==> try-zinc <==
==> flow/design.v (excerpt) <==
module ResonantLowPassFilter(
    input clk,
    input signed [15:0] audio_in,
    input signed [15:0] cutoff,
    input signed [15:0] resonance,
    input signed [15:0] gain,
    input reset_n,
    output reg signed [15:0] filtered_audio
);
    parameter [15:0] MAX_POS_VALUE = 16'h7FFF;
    parameter [15:0] MIN_NEG_VALUE = -16'h8000;
    reg signed [15:0] state;
    reg signed [15:0] feedback;
    reg signed [15:0] output_reg;
    reg signed [15:0] alpha;
    reg signed [15:0] beta;
    reg signed [15:0] gamma;
    wire signed [31:0] fb_prod  = $signed(state) * $signed(beta);
    wire signed [31:0] out_prod = $signed(state) * $signed(alpha);
    wire signed [16:0] fb_full  = fb_prod >>> 15;
    wire signed [16:0] out_full = out_prod >>> 15;
    wire signed [16:0] st_full  = $signed(audio_in) - $signed(feedback);
    wire signed [16:0] fa_full  = $signed(output_reg) + ($signed(gamma) >>> 1);
    function signed [15:0] sat17;
        input signed [16:0] v;
  ...
Settings: LEC_CHECK=0, CAP_MARGIN=0, CELL_PAD_IN_SITES_DETAIL_PLACEMENT=0, CELL_PAD_IN_SITES_GLOBAL_PLACEMENT=0, CORE_ASPECT_RATIO=0.88, CORE_MARGIN=2, CORE_UTILIZATION=72, CTS_CLUSTER_DIAMETER=260, CTS_CLUSTER_SIZE=35, GPL_ROUTABILITY_DRIVEN=1, GPL_TIMING_DRIVEN=1, HOLD_SLACK_MARGIN=-0.05, MAX_ROUTING_LAYER=met4, MIN_ROUTING_LAYER=met1, PLACE_DENSITY_LB_ADDON=0.03, SETUP_SLACK_MARGIN=0.81, SLEW_MARGIN=20; clock period 6.58 ns.
run.sh (not shown) runs the stock make flow with config.mk's settings and CLKGATE_MAP_FILE=.
==> try-willow (differences from try-zinc) <==
==> flow/config.mk (replaced) <==
export PLATFORM = sky130hd
export DESIGN_NAME = ResonantLowPassFilter
export DESIGN_NICKNAME = ResonantLowPassFilter
export VERILOG_FILES = /design/flow/design.v
export SDC_FILE = /design/flow/constraint.sdc
export NUM_CORES = 4
export LEC_CHECK = 0
export ABC_AREA = 1
export CAP_MARGIN = 20
export CORE_MARGIN = 2
export CORE_UTILIZATION = 72
export CTS_CLUSTER_DIAMETER = 225
export PLACE_DENSITY_LB_ADDON = 0.07
export SLEW_MARGIN = 20
==> flow/constraint.sdc (replaced) <==
create_clock -name core_clock -period 5.73 [get_ports {clk}]
set_input_delay 1.1460 -clock core_clock [delete_from_list [all_inputs] [get_ports {clk}]]
set_output_delay 1.1460 -clock core_clock [all_outputs]
set_load 0.01 [all_outputs]
==> try-violet (differences from try-zinc) <==
==> flow/config.mk (replaced) <==
export PLATFORM = sky130hd
export DESIGN_NAME = ResonantLowPassFilter
export DESIGN_NICKNAME = ResonantLowPassFilter
export VERILOG_FILES = /design/flow/design.v
export SDC_FILE = /design/flow/constraint.sdc
export NUM_CORES = 4
export LEC_CHECK = 0
export CAP_MARGIN = 20
export CORE_MARGIN = 2
export CORE_UTILIZATION = 66
export SLEW_MARGIN = 20
==> flow/constraint.sdc (replaced) <==
create_clock -name core_clock -period 5.72 [get_ports {clk}]
set_input_delay 1.1440 -clock core_clock [delete_from_list [all_inputs] [get_ports {clk}]]
set_output_delay 1.1440 -clock core_clock [all_outputs]
set_load 0.01 [all_outputs]
==> qor summary <==
quantity	try-willow	try-zinc	try-violet
Multi-input gate area in the final layout	20,400 um2	18,700 um2	18,900 um2
Met2 routed wirelength	38,100 um	28,300 um	27,800 um
Inserted Diodes	0	4	0
Place WS	-0.434 ns	-0.0852 ns	-0.780 ns
Startpoint of the tightest hold check path	gamma[1]$_DFF_PN0_	output_reg[14]$_DFF_PN0_	gamma[1]$_DFF_PN0_
Routed wire length per instance	19.2 um	18.8 um	17.5 um
Met3 GRT Util	9.46%	6.95%	4.71%
Die span in y	194 um	174 um	193 um
Status	finished with violations	finished clean	finished with violations
Violated checks	negative setup slack	-	negative setup slack
Xor/xnor share	1.55%	2.57%	2.57%
Uppermost metal layer occupied by signal nets	met4	met4	met5
Cell occurring most often along the worst timing path	-	fa_1	fa_1
